==> run H <==
// main
module main(
    input wire clk,
    input wire rst,
    input wire [3:0] sensor,
    input wire [2:0] sw,
    output wire [1:0] servo
    );
wire [7:0] Servo_R;
wire [7:0] Servo_L;
wire clk_40MHz;
wire clk_1KHz;
wire clk_100MHz;
wire tick_40MHz;
wire tick_1KHz;
wire [10:0] pid_output, position;
servo_handler my_servo (
    .clk(clk_100MHz),
    .en(tick_1KHz),
    .rst(rst),
    .servo_l(Servo_L),
    .servo_r(Servo_R),
    .pid_output(pid_output)
);       
servo_to_PWM my_PWM(
    .clk(clk_100MHz),
    .rst(rst),
    .servo_L(Servo_L),
    .servo_R(Servo_R),
    .PWM_L(servo[0]),
    .PWM_R(servo[1])
);
clock_managment_unit my_clk(
.clk(clk),
.rst(rst),
.clk_100MHz(clk_100MHz),
.clk_40MHz(clk_40MHz),
.clk_1KHz(clk_1KHz),
.tick_40MHz(tick_40MHz),
.tick_1KHz(tick_1KHz)
);
pid my_pid(
    .kp_sw(sw[0]),
    .ki_sw(sw[1]),
    .kd_sw(sw[2]),
    .clk(clk_100MHz),
    .en(tick_40MHz),
    .rst(rst),
    .position(position),
    .pid_output(pid_output)
);
sensor_handler my_sensors(
    .clk(clk_100MHz),
    .rst(rst),
    .sensors(sensor),
    .position(position)
);
endmodule
==> flow/config.mk <==
export PLATFORM = sky130hd
export DESIGN_NAME = main
export DESIGN_NICKNAME = main
export VERILOG_FILES = /design/flow/design.v
export SDC_FILE = /design/flow/constraint.sdc
export NUM_CORES = 4
export LEC_CHECK = 0
export ABC_AREA = 0
export CAP_MARGIN = 35
export CELL_PAD_IN_SITES_DETAIL_PLACEMENT = 1
export CORE_ASPECT_RATIO = 0.6
export CORE_MARGIN = 2
export CORE_UTILIZATION = 67
export CTS_CLUSTER_DIAMETER = 349
export CTS_CLUSTER_SIZE = 78
export GPL_TIMING_DRIVEN = 0
export HOLD_SLACK_MARGIN = -0.0
export MAX_ROUTING_LAYER = met5
export MIN_ROUTING_LAYER = met2
export PLACE_DENSITY_LB_ADDON = 0.27
export SETUP_SLACK_MARGIN = 2.74
export SLEW_MARGIN = 35
export TNS_END_PERCENT = 35
==> flow/constraint.sdc <==
create_clock -name core_clock -period 10.6 [get_ports {clk}]
set_input_delay 2.1200 -clock core_clock [delete_from_list [all_inputs] [get_ports {clk}]]
set_output_delay 2.1200 -clock core_clock [all_outputs]
set_load 0.01 [all_outputs]
run.sh (not shown) runs the stock make flow with config.mk's settings and CLKGATE_MAP_FILE=.
==> run Z: changes against run H <==
==> flow/config.mk (replaced) <==
export PLATFORM = sky130hd
export DESIGN_NAME = main
export DESIGN_NICKNAME = main
export VERILOG_FILES = /design/flow/design.v
export SDC_FILE = /design/flow/constraint.sdc
export NUM_CORES = 4
export LEC_CHECK = 0
export CAP_MARGIN = 20
export CORE_MARGIN = 2
export CORE_UTILIZATION = 66
export MAX_ROUTING_LAYER = met4
export SETUP_SLACK_MARGIN = 2.81
export SLEW_MARGIN = 20
==> flow/constraint.sdc (replaced) <==
create_clock -name core_clock -period 10.9 [get_ports {clk}]
set_input_delay 2.1800 -clock core_clock [delete_from_list [all_inputs] [get_ports {clk}]]
set_output_delay 2.1800 -clock core_clock [all_outputs]
set_load 0.01 [all_outputs]
==> run B: changes against run H <==
==> flow/config.mk (replaced) <==
export PLATFORM = sky130hd
export DESIGN_NAME = main
export DESIGN_NICKNAME = main
export VERILOG_FILES = /design/flow/design.v
export SDC_FILE = /design/flow/constraint.sdc
export NUM_CORES = 4
export LEC_CHECK = 0
export CAP_MARGIN = 20
export CORE_MARGIN = 2
export CORE_UTILIZATION = 61
export CTS_CLUSTER_DIAMETER = 378
export MAX_ROUTING_LAYER = met4
export SLEW_MARGIN = 20
==> flow/constraint.sdc (replaced) <==
create_clock -name core_clock -period 7.57 [get_ports {clk}]
set_input_delay 1.5140 -clock core_clock [delete_from_list [all_inputs] [get_ports {clk}]]
set_output_delay 1.5140 -clock core_clock [all_outputs]
set_load 0.01 [all_outputs]
==> run A: changes against run H <==
==> flow/config.mk (replaced) <==
export PLATFORM = sky130hd
export DESIGN_NAME = main
export DESIGN_NICKNAME = main
export VERILOG_FILES = /design/flow/design.v
export SDC_FILE = /design/flow/constraint.sdc
export NUM_CORES = 4
export LEC_CHECK = 0
export ABC_AREA = 1
export CAP_MARGIN = 20
export CORE_MARGIN = 2
export CORE_UTILIZATION = 72
export CTS_CLUSTER_SIZE = 99
export SLEW_MARGIN = 20
==> flow/constraint.sdc (replaced) <==
create_clock -name core_clock -period 12.7 [get_ports {clk}]
set_input_delay 2.5400 -clock core_clock [delete_from_list [all_inputs] [get_ports {clk}]]
set_output_delay 2.5400 -clock core_clock [all_outputs]
set_load 0.01 [all_outputs]
==> flow_summary_export.csv <==
group,metric,value,unit
outcome,status,"finished with violations",
outcome,check.faults,"negative setup slack",
floorplan,fp.dieW,169,um
sta,setup_viol,11,
sta,setup_ws,-4.53,ns
synthesis,ys_cells,2101,
floorplan,dieArea,0.0285,mm2
placement,portBuffers,10,
synthesis,top_cells_by_count,"nand2_1 (212), nor2_1 (208), dfxtp_1 (176), a21oi_1 (170), ha_1 (157)",
synthesis,ys_area,0.0166,mm2
the above is filed under run B

==> flow_summary_export.csv <==
group,metric,value,unit
outcome,status,"finished with violations",
outcome,check.faults,"negative setup slack",
floorplan,fp.dieW,162,um
synthesis,ys_area,0.0166,mm2
sta,setup_ws,-1.59,ns
synthesis,top_cells_by_count,"nand2_1 (212), nor2_1 (208), dfxtp_1 (176), a21oi_1 (170), ha_1 (157)",
synthesis,ys_cells,2101,
sta,setup_viol,11,
placement,portBuffers,10,
the above is filed under run Z

==> flow_summary_export.csv <==
group,metric,value,unit
placement,portBuffers,8,
outcome,first-error,"[ERROR DPL-0033] detailed placement checks failed during check placement.",
synthesis,top_cells_by_count,"nand2_1 (212), nor2_1 (208), dfxtp_1 (176), a21oi_1 (170), ha_1 (157)",
synthesis,ys_area,0.0166,mm2
outcome,lastStage,"3_5_place_dp",
floorplan,dieArea,0.0260,mm2
floorplan,fp.dieW,207,um
synthesis,ys_cells,2101,
outcome,status,"stopped before the end",
the above is filed under run H

==> flow_summary_export.csv <==
group,metric,value,unit
synthesis,ys_cells,2444,
floorplan,fp.dieW,154,um
synthesis,top_cells_by_count,"nand2_1 (542), inv_1 (351), nor2_1 (223), nand3_1 (207), dfxtp_1 (176)",
floorplan,dieArea,0.0236,mm2
sta,setup_viol,0,
synthesis,ys_area,0.0161,mm2
outcome,status,"timing/DRC/antenna clean",
placement,portBuffers,10,
sta,setup_ws,0.899,ns
the above is filed under run A


---

==> run a: inputs <==
Starting RTL as in the previous note.
// main
module main(
    input wire clk,
    input wire rst,
    input wire [3:0] sensor,
    input wire [2:0] sw,
    output wire [1:0] servo
    );
clock: 11.1 ns
lec_check: 0
cap_margin: 5
core_aspect_ratio: 0.96
core_margin: 2
core_utilization: 72
cts_cluster_diameter: 244
hold_slack_margin: 0.29
max_routing_layer: met5
place_density: 0.64
setup_slack_margin: 3.12
slew_margin: 20
tns_end_percent: 55
==> inputs of run b, as changes to run a <==
Settings changed: CAP_MARGIN 5 to 35, CORE_ASPECT_RATIO 0.96 to 0.8, CORE_UTILIZATION 72 to 18, CTS_CLUSTER_DIAMETER 244 to 130, HOLD_SLACK_MARGIN 0.29 to -0.0, PLACE_DENSITY 0.64 to not set, PLACE_DENSITY_LB_ADDON set to 0.27.
==> flow/constraint.sdc (replaced) <==
create_clock -name core_clock -period 10.7 [get_ports {clk}]
set_input_delay 2.1400 -clock core_clock [delete_from_list [all_inputs] [get_ports {clk}]]
set_output_delay 2.1400 -clock core_clock [all_outputs]
set_load 0.01 [all_outputs]
==> summary of the runs <==
Run a never finished: it broke off in global routing (5_1_grt), error GRT-0116. Run b completed, yet does not pass: setup timing. The die area of run b is 3.9 times that of run a. In area after synthesis, run b and run a do not differ. In synthesized cell count, run b and run a do not differ.

---

==> job 9207: inputs <==
==> flow/design.v <==
`timescale 1ns / 1ps
module frequency_divider
    # ( parameter
        freq = 1000
    )
    (
        input  wire clk100MHz,  
        input  wire rst,        
        output reg  clk_div,    
        output wire tick        
    );
    localparam LOOP_COUNTER_AT = 100_000_000 / freq / 2 ;
    reg [clog2(LOOP_COUNTER_AT)-1:0] count;
    always @( posedge(clk100MHz) )
    begin
        if(rst)
        begin : counter_reset
            count   <= 0;
            clk_div <= 1'b0;
        end
        else
        begin : counter_operate
            if (count == (LOOP_COUNTER_AT - 1))
            begin : counter_loop
                count   <= 0;
                clk_div <= ~clk_div;
            end
            else
            begin : counter_increment
                count   <= count + 1;
                clk_div <= clk_div;
            end
        end
    end
    assign tick = (count == (LOOP_COUNTER_AT - 1)) && !clk_div;
    function integer clog2(input integer number);
        begin
            clog2 = 0;
            while (number)
            begin
                clog2  = clog2 + 1;
                number = number >> 1;
            end
        end
    endfunction
endmodule
`timescale 1ns / 1ps
module clock_managment_unit(
    input wire clk,
    input wire rst,
    output wire clk_100MHz,
    output wire clk_40MHz,
    output wire clk_1KHz,
    output wire tick_40MHz,   
    output wire tick_1KHz     
    );
    frequency_divider 
    #(
        .freq(1000000)   
    )    
    my_1K_divider(
        .clk100MHz(clk),
        .rst(rst),
        .clk_div(clk_1KHz),
        .tick(tick_1KHz)
    );
    frequency_divider 
    #(
        .freq(40000000)
    )    
    my_40M_divider(
        .clk100MHz(clk),
        .rst(rst),
        .clk_div(clk_40MHz),
        .tick(tick_40MHz)
    );
     assign clk_100MHz =clk;
endmodule
`timescale 1ns / 1ps
module sensor_handler(
    input wire clk,
    input wire rst,
    input wire [3:0] sensors,
    output reg [10:0] position
    );
reg [10:0] position_nxt;
always @(posedge clk) begin
    if(rst)
        position <= 0;
    else 
        position <= position_nxt;
end
always @(*) begin
    case(sensors)
    4'b1001:    position_nxt = 500;
    4'b0111:    position_nxt = 1000;
    4'b0011:    position_nxt = 750;
    4'b1110:    position_nxt = 1;
    4'b1100:    position_nxt = 250;
    4'b1011:    position_nxt = 625;
    4'b1101:    position_nxt = 375;
    4'b0001:    position_nxt = 666;
    4'b1000:    position_nxt = 333;
    default:    position_nxt = 1023;    
endcase
end
endmodule
`timescale 1ns / 1ps
module pid(
    input wire clk,
    input wire en,   
    input wire rst,
    input wire [10:0] position,
    input wire kp_sw, ki_sw, kd_sw,  
    output reg [10:0] pid_output
    );
reg signed [10:0] error, error_nxt, error_sum, error_sum_nxt, error_dif, error_dif_nxt, error_prev;
reg signed [12:0] p, p_nxt, i, i_nxt, d, d_nxt;
reg signed [10:0] output_loaded_nxt, output_buf, output_buf_nxt;
localparam  
    K_P      = 1,
    K_P_DEN  = 2,
    K_I      = 5,
    K_I_DEN  = 100,
    K_D      = 1,
    K_D_DEN  = 200,
    TIME_DIV = 100;
always @(posedge clk) begin
    if(rst) begin
        error         <= 0;
        error_sum     <= 0;
        error_dif     <= 0;
        error_prev    <= 0;
        p             <= 0;
        i             <= 0;
        d             <= 0;
        output_buf    <= 0;
        pid_output    <= 0;
    end
    else if(en) begin 
        error         <= error_nxt;
        error_sum     <= error_sum_nxt;
        error_dif     <= error_dif_nxt;
        error_prev    <= error;
        p             <= p_nxt;
        i             <= i_nxt;
        d             <= d_nxt;
        output_buf    <= output_buf_nxt;
        pid_output    <= output_loaded_nxt;
    end
end
always @(*) begin
    error_nxt = 500 - position;
    error_sum_nxt = (error == 0) ? 0 : (error_sum + error);
    error_dif_nxt = error - error_prev;
    p_nxt = kp_sw ? (K_P * error)/K_P_DEN : 0;
    i_nxt = ki_sw ? (K_I * error_sum)/(TIME_DIV * K_I_DEN) : 0;
    d_nxt = kd_sw ? (K_D * error_dif * TIME_DIV)/K_D_DEN : 0;
    output_buf_nxt = p + i + d + 500;
    if(output_buf < 0) output_loaded_nxt = 0;
    else if(output_buf > 1000) output_loaded_nxt = 0;
    else output_loaded_nxt = output_buf;
end
endmodule
`timescale 1ns / 1ps
module servo_handler(
    input  wire clk,
    input  wire en,   
    input  wire rst,
    input  wire [10:0] pid_output,
    output reg  [7:0] servo_l,
    output reg  [7:0] servo_r
    );
reg [7:0] servo_l_nxt;
reg [7:0] servo_r_nxt;
reg [3:0] state,state_nxt;
reg [20:0] counter,counter_nxt;
reg [10:0] pid_buf;
localparam        
    idle              = 3'b000,
    turn_left         = 3'b001,
    turn_right        = 3'b010,
    stop              = 3'b111,
    servo_l_on        = 8'd157,
    servo_r_on        = 8'd137,
    servo_off         = 1'd0;
always @(posedge clk) begin
    if(rst) begin
        servo_l <=0;
        servo_r <=0;
        state   <=0;
        counter <=0;
        pid_buf <=0;
    end
    else if(en) begin
        servo_l <= servo_l_nxt;
        servo_r <= servo_r_nxt;
        state   <= state_nxt;
        counter <= counter_nxt;
        pid_buf <= pid_output;
    end
end
always @(*) begin
    servo_l_nxt = 0;
    servo_r_nxt = 0;
    counter_nxt = 0;
    case (state)
        idle: begin 
            counter_nxt=0;          
            if(pid_buf == 239) begin
                state_nxt =stop;
            end
            else if(pid_buf > 500) begin
                state_nxt=turn_left;
            end  
            else if(pid_buf < 500) begin
                state_nxt=turn_right;
            end
            else begin
                state_nxt=idle;
                servo_l_nxt = servo_l_on;
                servo_r_nxt = servo_r_on; 
            end    
        end      
        turn_right: begin
            counter_nxt=counter+1;
            servo_l_nxt = servo_l_on;
            servo_r_nxt =servo_off;
            if(counter >= pid_buf)
                state_nxt=idle;
            else
                state_nxt=turn_right;
        end
        turn_left: begin
            counter_nxt=counter+1;
            servo_l_nxt = servo_off;
            servo_r_nxt =servo_r_on;
            if(pid_buf < 500 || counter >= pid_buf - 500)
                state_nxt=idle;
            else
                state_nxt=turn_left;
        end
        stop: begin
            servo_l_nxt = servo_off;
            servo_r_nxt =servo_off;
            if(pid_buf == 239)
                state_nxt =stop;
            else 
                state_nxt=idle;
        end     
        default: state_nxt=idle;        
    endcase    
end
endmodule
`timescale 1ns / 1ps
module servo_to_PWM(
   input wire clk,
   input wire rst,
   input wire [7:0] servo_L,
   input wire [7:0] servo_R,
   output reg PWM_L,
   output reg PWM_R
   );
reg PWM_L_nxt;
reg PWM_R_nxt;
reg [19:0] counter,counter_nxt;
reg [20:0] servo_l_mul,servo_r_mul;
reg [7:0] servo_L_buf, servo_R_buf;
always@ (posedge clk) begin
   if(rst) begin
      counter <=0;
      PWM_L   <=0;
      PWM_R   <=0;
   end
   else begin
      counter <=counter_nxt;
      PWM_L   <=PWM_L_nxt;
      PWM_R   <=PWM_R_nxt;
   end
end 
always @* begin
   servo_l_mul =servo_L *1000;
   servo_r_mul =servo_R *1000;
   counter_nxt = counter+1;
   if(counter > 1000000) begin
      counter_nxt=0;
   end
   if(counter > servo_l_mul) begin
      PWM_L_nxt=0;
   end
   else begin
      PWM_L_nxt =1;
   end
   if(counter >servo_r_mul) begin
      PWM_R_nxt=0;
   end
   else begin
      PWM_R_nxt =1;
   end
end 
endmodule
`timescale 1ns / 1ps
module main(
    input wire clk,
    input wire rst,
    input wire [3:0] sensor,
    input wire [2:0] sw,
    output wire [1:0] servo
    );
wire [7:0] Servo_R;
wire [7:0] Servo_L;
wire clk_40MHz;
wire clk_1KHz;
wire clk_100MHz;
wire tick_40MHz;
wire tick_1KHz;
wire [10:0] pid_output, position;
servo_handler my_servo (
    .clk(clk_100MHz),
    .en(tick_1KHz),
    .rst(rst),
    .servo_l(Servo_L),
    .servo_r(Servo_R),
    .pid_output(pid_output)
);       
servo_to_PWM my_PWM(
    .clk(clk_100MHz),
    .rst(rst),
    .servo_L(Servo_L),
    .servo_R(Servo_R),
    .PWM_L(servo[0]),
    .PWM_R(servo[1])
);
clock_managment_unit my_clk(
.clk(clk),
.rst(rst),
.clk_100MHz(clk_100MHz),
.clk_40MHz(clk_40MHz),
.clk_1KHz(clk_1KHz),
.tick_40MHz(tick_40MHz),
.tick_1KHz(tick_1KHz)
);
pid my_pid(
    .kp_sw(sw[0]),
    .ki_sw(sw[1]),
    .kd_sw(sw[2]),
    .clk(clk_100MHz),
    .en(tick_40MHz),
    .rst(rst),
    .position(position),
    .pid_output(pid_output)
);
sensor_handler my_sensors(
    .clk(clk_100MHz),
    .rst(rst),
    .sensors(sensor),
    .position(position)
);
endmodule
==> flow/run.sh <==
#!/bin/bash
# the make line also repeats each setting of config.mk as NAME=value (left out here)
make -C /OpenROAD-flow-scripts/flow DESIGN_CONFIG=/design/flow/config.mk WORK_HOME=/design/flow/orfs CLKGATE_MAP_FILE= finish
==> flow/config.mk <==
export PLATFORM = sky130hd
export DESIGN_NAME = main
export DESIGN_NICKNAME = main
export VERILOG_FILES = /design/flow/design.v
export SDC_FILE = /design/flow/constraint.sdc
export NUM_CORES = 4
export LEC_CHECK = 0
export CAP_MARGIN = 35
export CORE_ASPECT_RATIO = 0.8
export CORE_MARGIN = 2
export CORE_UTILIZATION = 18
export CTS_CLUSTER_DIAMETER = 130
export CTS_CLUSTER_SIZE = 34
export HOLD_SLACK_MARGIN = -0.0
export MAX_ROUTING_LAYER = met5
export PLACE_DENSITY = 0.91
export SETUP_SLACK_MARGIN = -0.4
export SLEW_MARGIN = 20
export TNS_END_PERCENT = 55
==> flow/constraint.sdc <==
create_clock -name core_clock -period 10.7 [get_ports {clk}]
set_input_delay 2.1400 -clock core_clock [delete_from_list [all_inputs] [get_ports {clk}]]
set_output_delay 2.1400 -clock core_clock [all_outputs]
set_load 0.01 [all_outputs]
==> job 9821 (differences from job 9207) <==
Settings changed: CORE_ASPECT_RATIO 0.8 to 0.96, CORE_UTILIZATION 18 to 71, CTS_CLUSTER_DIAMETER 130 to 244, CTS_CLUSTER_SIZE 34 to not set, HOLD_SLACK_MARGIN -0.0 to 0.29, PLACE_DENSITY 0.91 to 0.64, SETUP_SLACK_MARGIN -0.4 to 3.12.
==> flow/constraint.sdc (replaced) <==
create_clock -name core_clock -period 10.1 [get_ports {clk}]
set_input_delay 2.0200 -clock core_clock [delete_from_list [all_inputs] [get_ports {clk}]]
set_output_delay 2.0200 -clock core_clock [all_outputs]
set_load 0.01 [all_outputs]
==> qor summary <==
metric	job 9207	job 9821
Outcome	failed layout checks	aborted with a tool error
Last stage reached	-	5_1_grt
Reasons for failing layout checks	negative setup slack	-
Overall die height	275 um	154 um
Post-placement cell count	3645	2752
Postcts setup bufs	54	52
DPL Wire Length	36000 um	38700 um
Post-CTS sizing	154	146
Die outline width	343 um	160 um
Standard cell core area	91200 um2	22800 um2
Number of cell rows	99	54
Initial Utilization	18.2%	72.5%
Dominant cell type by area after synthesis	sky130_fd_sc_hd__dfxtp_1	sky130_fd_sc_hd__dfxtp_1
Die Area	94500 um2	24600 um2
Post-placement worst setup slack	-1.44 ns	-1.99 ns
Final estimated routing congestion in global placement	0.923	0.950
Post-Synthesis Net Count	2290	2290
Dpl cell area	21100 um2	20100 um2
